==> build 23: inputs <==
==> flow/design.v (excerpt) <==
module cordic_rot_top (
    input logic clk,
    input logic rst_n,
    input logic in_valid,
    output logic in_ready,
    input logic signed [15:0] x_start,
    input logic signed [15:0] y_start,
    input logic signed [31:0] angle,
    output logic out_valid,
    input logic out_ready,
    output logic signed [15:0] cosine,
    output logic signed [15:0] sine
);
==> flow/config.mk <==
export PLATFORM = sky130hd
export DESIGN_NAME = cordic_rot_top
export DESIGN_NICKNAME = cordic_rot_top
export VERILOG_FILES = /design/flow/design.v
export SDC_FILE = /design/flow/constraint.sdc
export NUM_CORES = 4
export LEC_CHECK = 0
export ABC_AREA = 1
export CAP_MARGIN = 20
export CELL_PAD_IN_SITES_DETAIL_PLACEMENT = 0
export CORE_MARGIN = 2
export CORE_UTILIZATION = 72
export CTS_CLUSTER_SIZE = 13
export GPL_TIMING_DRIVEN = 1
export PLACE_DENSITY_LB_ADDON = 0.23
export SETUP_SLACK_MARGIN = 1.18
export SLEW_MARGIN = 20
export TNS_END_PERCENT = 75
==> flow/constraint.sdc <==
create_clock -name core_clock -period 6.81 [get_ports {clk}]
set_input_delay 1.3620 -clock core_clock [delete_from_list [all_inputs] [get_ports {clk}]]
set_output_delay 1.3620 -clock core_clock [all_outputs]
set_load 0.01 [all_outputs]
run.sh (not shown) runs the stock make flow with config.mk's settings and CLKGATE_MAP_FILE=.
==> trial 3: changes against build 23 <==
ABC_AREA = not set   (was 1)
CELL_PAD_IN_SITES_DETAIL_PLACEMENT = not set   (was 0)
CTS_CLUSTER_DIAMETER = 94   (was not set)
CTS_CLUSTER_SIZE = 23   (was 13)
GPL_TIMING_DRIVEN = not set   (was 1)
PLACE_DENSITY_LB_ADDON = 0.27   (was 0.23)
SETUP_SLACK_MARGIN = 1.2   (was 1.18)
TNS_END_PERCENT = 50   (was 75)
==> flow/constraint.sdc (replaced) <==
create_clock -name core_clock -period 4.29 [get_ports {clk}]
set_input_delay 0.8580 -clock core_clock [delete_from_list [all_inputs] [get_ports {clk}]]
set_output_delay 0.8580 -clock core_clock [all_outputs]
set_load 0.01 [all_outputs]
==> build 15: changes against build 23 <==
ABC_AREA = not set   (was 1)
CELL_PAD_IN_SITES_DETAIL_PLACEMENT = not set   (was 0)
CELL_PAD_IN_SITES_GLOBAL_PLACEMENT = 1   (was not set)
CORE_UTILIZATION = 40   (was 72)
CTS_CLUSTER_DIAMETER = 50   (was not set)
CTS_CLUSTER_SIZE = not set   (was 13)
GPL_TIMING_DRIVEN = not set   (was 1)
MAX_ROUTING_LAYER = met4   (was not set)
MIN_ROUTING_LAYER = met2   (was not set)
PLACE_DENSITY_LB_ADDON = 0.13   (was 0.23)
SETUP_SLACK_MARGIN = -0.36   (was 1.18)
TNS_END_PERCENT = not set   (was 75)
==> flow/constraint.sdc (replaced) <==
create_clock -name core_clock -period 8.86 [get_ports {clk}]
set_input_delay 1.7720 -clock core_clock [delete_from_list [all_inputs] [get_ports {clk}]]
set_output_delay 1.7720 -clock core_clock [all_outputs]
set_load 0.01 [all_outputs]
==> build 87: changes against build 23 <==
ABC_AREA = not set   (was 1)
CELL_PAD_IN_SITES_DETAIL_PLACEMENT = not set   (was 0)
CORE_UTILIZATION = 40   (was 72)
CTS_CLUSTER_SIZE = not set   (was 13)
GPL_TIMING_DRIVEN = not set   (was 1)
PLACE_DENSITY_LB_ADDON = not set   (was 0.23)
SETUP_SLACK_MARGIN = not set   (was 1.18)
TNS_END_PERCENT = not set   (was 75)
==> flow/constraint.sdc (replaced) <==
create_clock -name core_clock -period 8.39 [get_ports {clk}]
set_input_delay 1.6780 -clock core_clock [delete_from_list [all_inputs] [get_ports {clk}]]
set_output_delay 1.6780 -clock core_clock [all_outputs]
set_load 0.01 [all_outputs]
==> results <==
item	build 15	build 87	trial 3	build 23
Tool warning count	131	126	121	145
DRT iter0 DRCs	18710	4357	11480	15630
Count of inverters not on the clock network in the layout	823	823	824	2411
H-Tree Depth	4	4	2	4
Non-clk buf share	0.01686	0.01919	0.06048	0.02173
Run status	finished with violations	finished clean	finished with violations	finished with violations
Violated checks	setup timing	-	setup timing	setup timing
Buffers plus inverters on the worst setup path	4	9	7	5
Placed Instance Area	111200 um^2	111200 um^2	113800 um^2	129500 um^2
Synthesized cell area	106200 um^2	106200 um^2	106200 um^2	125000 um^2
Average cell area after synthesis	8.382 um^2	8.382 um^2	8.382 um^2	6.667 um^2
Max Fanout on Critical Path	6	7	7	4
GR Layer Usage met1	0	0.2584	0.5218	0.5874
Count of cells along the worst register-to-register path	14	14	14	16
Post-cts gate resize count	23	88	525	364
Number of cell instances after yosys synthesis	12680	12680	12680	18760
Critical-path cell with the highest stage delay	fa_2	fa_1	fa_1	fa_1
Well tap count	3533	3533	1917	2310

* * *

==> branch nickel: inputs <==
==> flow/design.v <==
package cordic_pkg;
    localparam int XY_W = 16;
    localparam int ANGLE_W = 32;
    localparam int MAX_ITER = 32;  
    localparam logic signed [31:0] ANG_PI = 32'sh8000_0000;
    localparam logic signed [31:0] ANG_PI_2 = 32'sh4000_0000;
    localparam logic signed [15:0] KINV_Q15 = 16'sd19898;  
    localparam int KINV_SHIFT = 15;
    localparam real PI = 3.14159265358979323846;
    function automatic logic signed [MAX_ITER-1:0] atan_lut(input int unsigned idx);
        case (idx)
          0: atan_lut = 32'sh2000_0000;
          1: atan_lut = 32'sh12E4_051D;
          2: atan_lut = 32'sh09FB_385B;
          3: atan_lut = 32'sh0511_11D4;
          4: atan_lut = 32'sh028B_0D43;
          5: atan_lut = 32'sh0145_77E1;
          6: atan_lut = 32'sh00A2_EC1E;
          7: atan_lut = 32'sh0051_F155;
          8: atan_lut = 32'sh0028_F953;
          9: atan_lut = 32'sh0014_7E6E;
          10: atan_lut = 32'sh000A_7CC8;
          11: atan_lut = 32'sh0005_3E64;
          12: atan_lut = 32'sh0002_9F32;
          13: atan_lut = 32'sh0001_4F99;
          14: atan_lut = 32'sh0000_A7CC;
          15: atan_lut = 32'sh0000_53E6;
          default: atan_lut = 32'sd0;
        endcase
    endfunction
endpackage
module cordic_stage #(
    parameter int XYI = 19,
    parameter int ANGLE_W = 32,
    parameter int I = 0,
    parameter logic MODE = 1'b0  
)(
    input logic clk,
    input logic rst_n,
    input logic ce,
    input logic signed [XYI:0] x_in,
    input logic signed [XYI:0] y_in,
    input logic signed [ANGLE_W-1:0] z_in,
    output logic signed [XYI:0] x_out,
    output logic signed [XYI:0] y_out,
    output logic signed [ANGLE_W-1:0] z_out
);
    typedef enum logic {MODE_ROT = 1'b0, MODE_VEC = 1'b1} cordic_mode_e;
    logic signed [XYI:0] x_shr;
    logic signed [XYI:0] y_shr;
    logic signed [ANGLE_W-1:0] atan_i;
    logic dir;
    always_comb begin
        x_shr = x_in >>> I;
        y_shr = y_in >>> I;
        atan_i = $signed(cordic_pkg::atan_lut(I));
        dir = (MODE == MODE_ROT) ? z_in[ANGLE_W-1] : y_in[XYI];
    end
    always_ff @(posedge clk or negedge rst_n) begin
        if (!rst_n) begin
            x_out <= '0;
            y_out <= '0;
            z_out <= '0;
        end else if (ce) begin
            if (MODE == MODE_ROT) begin
                x_out <= dir ? (x_in + y_shr) : (x_in - y_shr);
                y_out <= dir ? (y_in - x_shr) : (y_in + x_shr);
                z_out <= dir ? (z_in + atan_i) : (z_in - atan_i);
            end else begin
                x_out <= dir ? (x_in - y_shr) : (x_in + y_shr);
                y_out <= dir ? (y_in + x_shr) : (y_in - x_shr);
                z_out <= dir ? (z_in - atan_i) : (z_in + atan_i);
            end
        end
      end
endmodule
module cordic_preproc #(
  parameter int XY_W = 16,
  parameter int XYI = 19,
  parameter int ANGLE_W = 32
)(
  input logic clk,
  input logic rst_n,
  input logic ce,
  input logic load,
  input logic signed [XY_W-1:0] x_in,
  input logic signed [XY_W-1:0] y_in,
  input logic [ANGLE_W-1:0] angle_in,
  output logic signed [XYI:0] x0,
  output logic signed [XYI:0] y0,
  output logic signed [ANGLE_W-1:0] z0
);
  logic signed [ANGLE_W-1:0] ang_s;
  logic [1:0] quadrant;
  logic signed [XYI:0] x_ext, y_ext;
  always_comb begin
    ang_s = $signed(angle_in);
    quadrant = ang_s[ANGLE_W-1 -: 2];
    x_ext = {{(XYI-XY_W+1){x_in[XY_W-1]}}, x_in};
    y_ext = {{(XYI-XY_W+1){y_in[XY_W-1]}}, y_in};
  end
  always_ff @(posedge clk or negedge rst_n) begin
    if (!rst_n) begin
      x0 <= '0;
      y0 <= '0;
      z0 <= '0;
    end else if (ce) begin
      if (load) begin
        unique case (quadrant)
          2'b00, 2'b11: begin
            x0 <= x_ext;
            y0 <= y_ext;
            z0 <= ang_s;
          end
          2'b01: begin
            x0 <= -y_ext;
            y0 <= x_ext;
            z0 <= ang_s - $signed(cordic_pkg::ANG_PI_2);
          end
          2'b10: begin
            x0 <= y_ext;
            y0 <= -x_ext;
            z0 <= ang_s + $signed(cordic_pkg::ANG_PI_2);
          end
        endcase
      end
    end
  end
endmodule
module cordic_rotator #(
    parameter int XY_W = 16,
    parameter int ANGLE_W = 32,
    parameter int ITER = 16,
    parameter int GUARD = 3,
    parameter int GAIN_COMP = 0
)(
    input logic clk,
    input logic rst_n,
    input logic in_valid,
    output logic in_ready,
    input logic signed [XY_W-1:0] x_start,
    input logic signed [XY_W-1:0] y_start,
    input logic signed [ANGLE_W-1:0] angle,
    output logic out_valid,
    input logic out_ready,
    output logic signed [XY_W-1:0] cosine,
    output logic signed [XY_W-1:0] sine
);
    logic stall;
    logic accept;
    assign stall = out_valid && !out_ready;
    assign in_ready = !stall;
    assign accept = in_valid && in_ready;
    logic [ITER:0] vld;
    always_ff @(posedge clk or negedge rst_n) begin
        if (!rst_n) begin
            vld <= '0;
        end else if (!stall) begin
            vld <= {vld[ITER-1:0], accept};
        end
    end
    assign out_valid = vld[ITER];
    localparam int XYI = XY_W + GUARD;
    logic signed [XYI:0] x0;
    logic signed [XYI:0] y0;
    logic signed [ANGLE_W-1:0] z0;
    cordic_preproc #(
        .XY_W(XY_W),
        .XYI(XYI),
        .ANGLE_W(ANGLE_W)
    ) u_preproc (
        .clk(clk),
        .rst_n(rst_n),
        .ce(!stall),
        .load(accept),
        .x_in(x_start),
        .y_in(y_start),
        .angle_in(angle),
        .x0(x0),
        .y0(y0),
        .z0(z0)
    );
    logic signed [XYI:0] x_pipe [0:ITER];
    logic signed [XYI:0] y_pipe [0:ITER];
    logic signed [ANGLE_W-1:0] z_pipe [0:ITER];
    assign x_pipe[0] = x0;
    assign y_pipe[0] = y0;
    assign z_pipe[0] = z0;
    genvar i;
    generate
        for (i = 0; i < ITER; i++) begin : STG
            cordic_stage #(
                .XYI(XYI),
                .ANGLE_W(ANGLE_W),
                .I(i),
                .MODE(1'b0) 
            ) u_stage (
                .clk(clk),
                .rst_n(rst_n),
                .ce(!stall),
                .x_in(x_pipe[i]),
                .y_in(y_pipe[i]),
                .z_in(z_pipe[i]),
                .x_out(x_pipe[i+1]),
                .y_out(y_pipe[i+1]),
                .z_out(z_pipe[i+1])
            );
         end
    endgenerate
    logic signed [XYI:0] cos_raw, sin_raw;
    assign cos_raw = x_pipe[ITER];
    assign sin_raw = y_pipe[ITER];
    localparam int MULT_W = (XYI+1) + 16;
    logic signed [MULT_W-1:0] cos_prod, sin_prod;
    logic signed [XYI:0] cos_sc, sin_sc;
    always_comb begin
        cos_prod = $signed(cos_raw) * $signed(cordic_pkg::KINV_Q15);
        sin_prod = $signed(sin_raw) * $signed(cordic_pkg::KINV_Q15);
        cos_sc = $signed(cos_prod >>> cordic_pkg::KINV_SHIFT);
        sin_sc = $signed(sin_prod >>> cordic_pkg::KINV_SHIFT);
    end
    logic signed [XYI:0] cos_sel, sin_sel;
    always_comb begin
      if (GAIN_COMP) begin
        cos_sel = cos_sc;
        sin_sel = sin_sc;
      end else begin
        cos_sel = cos_raw;
        sin_sel = sin_raw;
      end
    end
    assign cosine = cos_sel[XY_W-1:0];
    assign sine = sin_sel[XY_W-1:0];
endmodule
module cordic_rot_top (
    input logic clk,
    input logic rst_n,
    input logic in_valid,
    output logic in_ready,
    input logic signed [15:0] x_start,
    input logic signed [15:0] y_start,
    input logic signed [31:0] angle,
    output logic out_valid,
    input logic out_ready,
    output logic signed [15:0] cosine,
    output logic signed [15:0] sine
);
    cordic_rotator #(
        .XY_W(16),
        .ANGLE_W(32),
        .ITER(16),
        .GUARD(3),
        .GAIN_COMP(1)
    ) u_rot (
        .clk(clk),
        .rst_n(rst_n),
        .in_valid(in_valid),
        .in_ready(in_ready),
        .x_start(x_start),
        .y_start(y_start),
        .angle(angle),
        .out_valid(out_valid),
        .out_ready(out_ready),
        .cosine(cosine),
        .sine(sine)
    );
endmodule
==> flow/run.sh <==
#!/bin/bash
# the make line also repeats each setting of config.mk as NAME=value (left out here)
make -C /OpenROAD-flow-scripts/flow DESIGN_CONFIG=/design/flow/config.mk WORK_HOME=/design/flow/orfs CLKGATE_MAP_FILE= finish
==> flow/config.mk <==
export PLATFORM = sky130hd
export DESIGN_NAME = cordic_rot_top
export DESIGN_NICKNAME = cordic_rot_top
export VERILOG_FILES = /design/flow/design.v
export SDC_FILE = /design/flow/constraint.sdc
export NUM_CORES = 4
export LEC_CHECK = 0
export ABC_AREA = 1
export CAP_MARGIN = 20
export CELL_PAD_IN_SITES_DETAIL_PLACEMENT = 0
export CORE_MARGIN = 2
export CORE_UTILIZATION = 72
export CTS_CLUSTER_DIAMETER = 28
export CTS_CLUSTER_SIZE = 13
export GPL_TIMING_DRIVEN = 1
export PLACE_DENSITY_LB_ADDON = 0.23
export SETUP_SLACK_MARGIN = 1.54
export SLEW_MARGIN = 20
export TNS_END_PERCENT = 75
==> flow/constraint.sdc <==
create_clock -name core_clock -period 6.81 [get_ports {clk}]
set_input_delay 1.3620 -clock core_clock [delete_from_list [all_inputs] [get_ports {clk}]]
set_output_delay 1.3620 -clock core_clock [all_outputs]
set_load 0.01 [all_outputs]
==> branch maple: changes against branch nickel <==
ABC_AREA = default   (was 1)
CAP_MARGIN = 15   (was 20)
CELL_PAD_IN_SITES_DETAIL_PLACEMENT = default   (was 0)
CTS_CLUSTER_DIAMETER = 27   (was 28)
CTS_CLUSTER_SIZE = 43   (was 13)
GPL_TIMING_DRIVEN = default   (was 1)
PLACE_DENSITY_LB_ADDON = default   (was 0.23)
SETUP_SLACK_MARGIN = 1.36   (was 1.54)
TNS_END_PERCENT = default   (was 75)
==> flow/constraint.sdc (replaced) <==
create_clock -name core_clock -period 7.06 [get_ports {clk}]
set_input_delay 1.4120 -clock core_clock [delete_from_list [all_inputs] [get_ports {clk}]]
set_output_delay 1.4120 -clock core_clock [all_outputs]
set_load 0.01 [all_outputs]
==> branch lagoon: changes against branch nickel <==
ABC_AREA = default   (was 1)
CELL_PAD_IN_SITES_DETAIL_PLACEMENT = default   (was 0)
CTS_CLUSTER_DIAMETER = 355   (was 28)
CTS_CLUSTER_SIZE = 20   (was 13)
GPL_TIMING_DRIVEN = default   (was 1)
PLACE_DENSITY_LB_ADDON = 0.0   (was 0.23)
SETUP_SLACK_MARGIN = default   (was 1.54)
TNS_END_PERCENT = default   (was 75)
==> flow/constraint.sdc (replaced) <==
create_clock -name core_clock -period 3.46 [get_ports {clk}]
set_input_delay 0.6920 -clock core_clock [delete_from_list [all_inputs] [get_ports {clk}]]
set_output_delay 0.6920 -clock core_clock [all_outputs]
set_load 0.01 [all_outputs]
==> branch juniper: changes against branch nickel <==
CELL_PAD_IN_SITES_DETAIL_PLACEMENT = default   (was 0)
CORE_ASPECT_RATIO = 1.41   (was default)
CORE_UTILIZATION = 40   (was 72)
CTS_CLUSTER_DIAMETER = 68   (was 28)
CTS_CLUSTER_SIZE = default   (was 13)
GPL_TIMING_DRIVEN = 0   (was 1)
MAX_ROUTING_LAYER = met5   (was default)
PLACE_DENSITY_LB_ADDON = default   (was 0.23)
SETUP_SLACK_MARGIN = default   (was 1.54)
SLEW_MARGIN = 30   (was 20)
TNS_END_PERCENT = default   (was 75)
==> flow/constraint.sdc (replaced) <==
create_clock -name core_clock -period 8.5 [get_ports {clk}]
set_input_delay 1.7000 -clock core_clock [delete_from_list [all_inputs] [get_ports {clk}]]
set_output_delay 1.7000 -clock core_clock [all_outputs]
set_load 0.01 [all_outputs]
==> comparison <==
Branch juniper finished clean. Branch lagoon never finished: it broke off in 5_1_grt. Branch nickel produced a layout that fails on setup timing. Branch maple ran to the end with violations: setup timing.
Worst setup slack: branch juniper > branch nickel > branch maple.
The highest core utilization belongs to branch maple, the lowest to branch juniper.
The highest clock skew belongs to branch nickel, the lowest to branch juniper.
Between branch nickel and branch maple, the lower die area is in branch maple (gap 18%, measured against branch maple).
The lowest critical path depth belongs to branch juniper, the highest to branch maple.
==> figures <==
metric	branch nickel	branch juniper	branch lagoon	branch maple
Initial DRT Pass Iterations	10	8	-	9
Setup Viol. Count Final	32	0	-	32
Final WS setup	-364.7 ps	106.2 ps	-	-966.6 ps
Area used by sequential logic in the layout	0.02944 mm²	0.02946 mm²	-	0.02943 mm²
Outcome	finished with violations	complete, no violations	aborted with a tool error	finished with violations
Stage where the flow stopped	-	-	5_1_grt	-
Reasons for failing layout checks	setup timing	-	-	setup timing
WHS Endpoint	-	u_rot.vld[5]	-	u_rot.STG[0].u_stage.z_out[12]
Filler cell count	11580	33340	-	8220
Worst skew pair latency	990 ps	880 ps	-	930 ps
Post-CTS setup buffers	101	1	290	21
Critical path class	flop to output pin	flop to output pin	-	flop to output pin
Count of placed standard cells in the final layout, fillers left out	21570	23340	-	15190
Total detailed-routing wirelength	414900 µm	538400 µm	-	322600 µm
Depth of the worst register-to-register path	13	13	-	14
